## v7
## fir_7_7
module fir_7_7(
    input clk,
    input rst,
    input [7:0] weight_data,
    input [2:0] weight_idx,
    input weight_valid,
    output weight_ready,
    input [7:0] input_data,
    input input_valid,
    output input_ready,
    output [15:0] output_data,
    input output_ready,
    output output_valid 
    );
For scale: about 130 flip-flops, ~43 I/O pins, roughly 21,000 µm² of cells after synthesis.
clock: 4.7 ns
lec_check: 0
abc_area: 1
cap_margin: 20
core_margin: 2
core_utilization: 65
cts_cluster_diameter: 163
cts_cluster_size: 98
slew_margin: 20
tns_end_percent: 20
run.sh (not shown) runs the stock make flow with config.mk's settings and CLKGATE_MAP_FILE=.
STATUS run=v7 STAGES=ALL_DONE FINAL_CHECKS=FAILED CAUSE=setup timing
Edits applied to the flow inputs when going from v7 to v19:
-- flow/config.mk --
<<< v7, line 9
export CAP_MARGIN = 20
export CORE_MARGIN = 2
export CORE_UTILIZATION = 65
export CTS_CLUSTER_DIAMETER = 163
export CTS_CLUSTER_SIZE = 98
export SLEW_MARGIN = 20
export TNS_END_PERCENT = 20
>>> v19, line 9
export CAP_MARGIN = 20
export CORE_MARGIN = 2
export CORE_UTILIZATION = 70
export SETUP_SLACK_MARGIN = -0.11
export SLEW_MARGIN = 20
==> flow/constraint.sdc <==
create_clock -name core_clock -period 5.78 [get_ports {clk}]
set_input_delay 1.1560 -clock core_clock [delete_from_list [all_inputs] [get_ports {clk}]]
set_output_delay 1.1560 -clock core_clock [all_outputs]
set_load 0.01 [all_outputs]
- To summarise v19: no stage aborted, but the layout did not pass its checks, failing on setup timing.
- What v7 reported for total die size has to be multiplied by 0.930 to get the figure for v19.
- As of v19, non-clock buffer count had risen by a little under 10% compared to v7.
- Looking at routed length on met3, v19 sits 17% higher than v7 does.

========
P:
The RTL this note starts from:
==> flow/design.v <==
`timescale 1ns / 1ps
module fir_7_7(
    input clk,
    input rst,
    input [7:0] weight_data,
    input [2:0] weight_idx,
    input weight_valid,
    output weight_ready,
    input [7:0] input_data,
    input input_valid,
    output input_ready,
    output [15:0] output_data,
    input output_ready,
    output output_valid 
    );
    reg i_ready;
    reg w_ready;
    assign input_ready = i_ready;
    assign weight_ready = w_ready;
    wire [15:0] products [6:0];
    wire [15:0] sums [ 5:0];
    reg [7:0] inputs [6:0];
    reg [7:0] weights [6:0];
    reg [15:0] result;
    assign output_data = result;
    reg output_valid_delay;
    reg output_valid_r;
    assign output_valid = output_valid_r;
    always@(posedge clk)
    begin
        if(input_valid & input_ready)
            output_valid_delay <= 1;
        else
            output_valid_delay <= 0;
        output_valid_r <= output_valid_delay;
    end
    always@(posedge clk)
    begin
        if(rst)
        begin
            inputs[0] <= 0;
            inputs[1] <= 0;
            inputs[2] <= 0;
            inputs[3] <= 0;
            inputs[4] <= 0;
            inputs[5] <= 0;
            inputs[6] <= 0;
            weights[0] <= 0;
            weights[1] <= 0;
            weights[2] <= 0;
            weights[3] <= 0;
            weights[4] <= 0;
            weights[5] <= 0;
            weights[6] <= 0;
            result <= 0;
            i_ready <= 0;
            w_ready <= 0;
        end else begin
            i_ready <= 1;
            w_ready <= 1;
            if(weight_ready & weight_valid)begin
                weights[weight_idx] <= weight_data;
            end
            if(input_valid & input_ready)begin
                inputs[0] <= input_data;
                inputs[1] <= inputs[0];
                inputs[2] <= inputs[1];
                inputs[3] <= inputs[2];
                inputs[4] <= inputs[3];
                inputs[5] <= inputs[4];
                inputs[6] <= inputs[5];
            end
            if(output_valid & output_ready)begin
                result <= sums[5];
            end
        end
    end
    multiplier m0(inputs[0], weights[0], products[0]);
    multiplier m1(inputs[1], weights[1], products[1]);
    multiplier m2(inputs[2], weights[2], products[2]);
    multiplier m3(inputs[3], weights[3], products[3]);
    multiplier m4(inputs[4], weights[4], products[4]);
    multiplier m5(inputs[5], weights[5], products[5]);
    multiplier m6(inputs[6], weights[6], products[6]);
    adder a0(products[0], products[1], sums[0]);
    adder a1(products[2], products[3], sums[1]);
    adder a2(products[4], products[5], sums[2]);
    adder a3(products[6], sums[0], sums[3]);
    adder a4(sums[1], sums[2], sums[4]);
    adder a5(sums[3], sums[4], sums[5]);
endmodule
module adder(
    input [15:0] addend1,
    input [15:0] addend2,
    output [15:0] sum
    );
    assign sum = addend1 + addend2;
endmodule
module multiplier(
    input [7:0] weight_data,
    input [7:0] input_data,
    output [15:0] product
    );
    assign product = weight_data * input_data;
endmodule
export LEC_CHECK = 0
export ABC_AREA = 1
export CAP_MARGIN = 30
export CORE_MARGIN = 8
export CORE_UTILIZATION = 53
export CTS_CLUSTER_DIAMETER = 319
export CTS_CLUSTER_SIZE = 98
export GPL_TIMING_DRIVEN = 0
export MAX_ROUTING_LAYER = met5
export PLACE_DENSITY = 0.4
export SETUP_SLACK_MARGIN = 0.24
export SLEW_MARGIN = 20
export TNS_END_PERCENT = 35
create_clock -name core_clock -period 9.18 [get_ports {clk}]
P has completed all stages; timing, DRC and antenna checks passed.
## Diff of input files: Q against P
- swapping 53 for 54 in CORE_UTILIZATION
- clearing MAX_ROUTING_LAYER, which used to be met5
- clearing GPL_TIMING_DRIVEN, which used to be 0
- clearing TNS_END_PERCENT, which used to be 35
- clearing SETUP_SLACK_MARGIN, which used to be 0.24
- clearing PLACE_DENSITY, which used to be 0.4
- swapping 8 for 2 in CORE_MARGIN
- swapping 319 for 163 in CTS_CLUSTER_DIAMETER
- swapping 30 for 20 in CAP_MARGIN
- swapping 9.18 for 4.34 in the clock period (ns, I/O delays scaled along)
Results
- Nothing crashed in Q and all stages finished; the problem is that the final layout failed, the offending checks being negative setup slack.
- Clock-buffer cell count (Q over P): increase, 1
- Q vs. P: fmax went up by 12%.
- Q ended with more number of buffers and inverters on the critical path than P.
- Compared to P, Q leaves less free space in the core.
What R does differently from Q at the input level:
- CTS_CLUSTER_DIAMETER removed (was 163)
- ABC_AREA removed (was 1)
- CTS_CLUSTER_SIZE removed (was 98)
- CORE_UTILIZATION changed from 54 to 29
- the clock period (ns, I/O delays scaled along) changed from 4.34 to 7.51
### Flow results
Cmp Q and R / logic gate share of total power / lower: R. Q and R ended up with roughly the same clock-pin slew on the worst setup and hold paths. R finished end to end and its layout was clean on timing, DRC and antenna. Simple-gate area share of the yosys netlist in R is 2.1 points higher than in Q. There was hardly any difference in clock skew between R and Q. Compared with Q, R shows a yosys stat cell total that is 18% lower.
Input changes introduced in S (baseline for comparison: R):
- CTS_CLUSTER_SIZE: unset -> 73
- SETUP_SLACK_MARGIN: unset -> 0.16
- ABC_AREA: unset -> 0
- CORE_UTILIZATION: 29 -> 72
- the clock period (ns, I/O delays scaled along): 7.51 -> 6.15
STATUS run=S STAGES=ALL_DONE FINAL_CHECKS=FAILED CAUSE=negative setup slack
S against R: final cell count fell 367; combinational power up about 60%; fraction of standard cell area that is sequential went down 0.50 points.
Compared to R, the router laid down more metal wire for S.
Compared with R, S is the more power-hungry design.
No activity file was given, so power comes from the tool's default toggle rates.
